## top
module top(
    input logic clk,
    input logic rst,
    output logic    RGB_G,
    output logic    RGB_R,
    output logic    RGB_B
);
    logic red_out;
    integer red;
    logic green_out;
    integer green;
    logic blue_out;
    integer blue;
    ramp #(
        .steps (7'b1100011)
    )
    u1 (
        .clk (clk),
        .rst (rst),
        .pwm_value (red)
    );
    ramp #(
        .steps (7'b0111000)
    )
    u2 (
            .clk (clk),
            .rst (rst),
            .pwm_value (green)
        );
    ramp #(
        .steps (7'b0001110)
    )
    u3 (
        .clk (clk),
        .rst (rst),
        .pwm_value (blue)
    );
    pwm u4 (
        .clk (clk),
        .rst (rst),
        .duty_cycle (red),
        .pwm_out (red_out)
    );
    assign RGB_R = red_out;
    pwm u5 (
        .clk (clk),
        .rst (rst),
        .duty_cycle (green),
        .pwm_out (green_out)
    );
    assign RGB_G = green_out;
    pwm u6 (
        .clk (clk),
        .rst (rst),
        .duty_cycle (blue),
        .pwm_out (blue_out)
    );
    assign RGB_B = blue_out;
endmodule
For scale: about 570 flip-flops, roughly 5 I/O pins.
clock: 4.16 ns
lec_check: 0
abc_area: 0
cap_margin: 20
core_aspect_ratio: 0.71
core_margin: 2
core_utilization: 72
cts_cluster_diameter: 380
cts_cluster_size: 26
place_density_lb_addon: 0.02
setup_slack_margin: 1.23
slew_margin: 20
tns_end_percent: 75
run.sh (not shown) runs the stock make flow with config.mk's settings and CLKGATE_MAP_FILE=.
The baseline reached the layout checks and failed them: negative setup slack.
Change:
ABC_AREA = unset   (was 0)
CORE_ASPECT_RATIO = unset   (was 0.71)
CORE_UTILIZATION = 65   (was 72)
CTS_CLUSTER_DIAMETER = unset   (was 380)
CTS_CLUSTER_SIZE = unset   (was 26)
PLACE_DENSITY_LB_ADDON = unset   (was 0.02)
SETUP_SLACK_MARGIN = unset   (was 1.23)
TNS_END_PERCENT = unset   (was 75)
clock period = 4.44 ns   (was 4.16 ns; I/O delays follow)
The new run reached the layout checks and failed them: negative setup slack.
Critical path depth came out higher by 2.
Utilization is lower by 13 points.
Area after synthesis is unchanged.
Final area came out lower by 6.6%.
Flip-flop count is unchanged.
Synthesized cell count is unchanged.
Clock skew is lower by 0.0090 ns.
First-iteration DRC count decreases by 53%.
Wire length falls by 25%.
Cell count went down by 1.5%.
Change:
CORE_UTILIZATION = 72   (was 65)
CTS_CLUSTER_SIZE = 77   (was unset)
PLACE_DENSITY_LB_ADDON = 0.0   (was unset)
SETUP_SLACK_MARGIN = 1.27   (was unset)
TNS_END_PERCENT = 5   (was unset)
The new run completed with no timing, DRC or antenna violations.
Hold slack stays flat.
Fmax climbs by 1.8%.
Sequential share of layout area drops by 0.86 points.
Register-to-register slack improved by 0.08 ns.
Cell count drops by 1.5%.
Non-clock buffer count climbs by 6.
Setup slack improved by 0.080 ns.
Combinational power climbs by 15%.
Sequential cell count does not change.
Power drops by 5.9%.


Starting RTL as in the previous note.
make LEC_CHECK=0 ABC_AREA=0 CAP_MARGIN=20 CORE_MARGIN=2 CORE_UTILIZATION=72 CTS_CLUSTER_DIAMETER=209 PLACE_DENSITY=0.79 SETUP_SLACK_MARGIN=-0.03 SLEW_MARGIN=20 TNS_END_PERCENT=5 finish   # period 3.56 ns
The starting point finished but fails on negative setup slack.
==> next run, changes <==
Settings changed: ABC_AREA 0 to default, CTS_CLUSTER_DIAMETER 209 to default, PLACE_DENSITY 0.79 to default, PLACE_DENSITY_LB_ADDON from default to 0.02, SETUP_SLACK_MARGIN -0.03 to 1.46, TNS_END_PERCENT 5 to default.
Clock period 3.56 ns to 4.94 ns, I/O delays scaled along.
Result: This time the run completed without violations; final area rises by about 2.6%; critical path depth falls by 1; clock-buffer cell count increases by 10; combinational power drops by 10%; routed wire length goes up by 23%; utilization goes up by 2.3 points; fmax decreases by about 2.2%.
==> next run, changes <==
Settings changed: ABC_AREA from default to 1, CORE_UTILIZATION 72 to 28, PLACE_DENSITY_LB_ADDON 0.02 to default, SETUP_SLACK_MARGIN 1.46 to default.
Clock period 4.94 ns to 10.0 ns, I/O delays scaled along.
The new run passed the timing, DRC and antenna checks.
Clock power came out lower by 46%.
Hold slack is worse by 0.019 ns.
Die area goes up to 3.0 times its value.
Design area grows by 5.4%.
Count of clock-buffer cells in the layout rises by 4.
Global-route usage decreases by 19 points.
Non-clock buffer count falls by 289.
Setup slack is better by 5.1 ns.
Final cell count rises by 57%.
Wire length is higher by 0.60%.
Power and IR drop assume default switching activity.
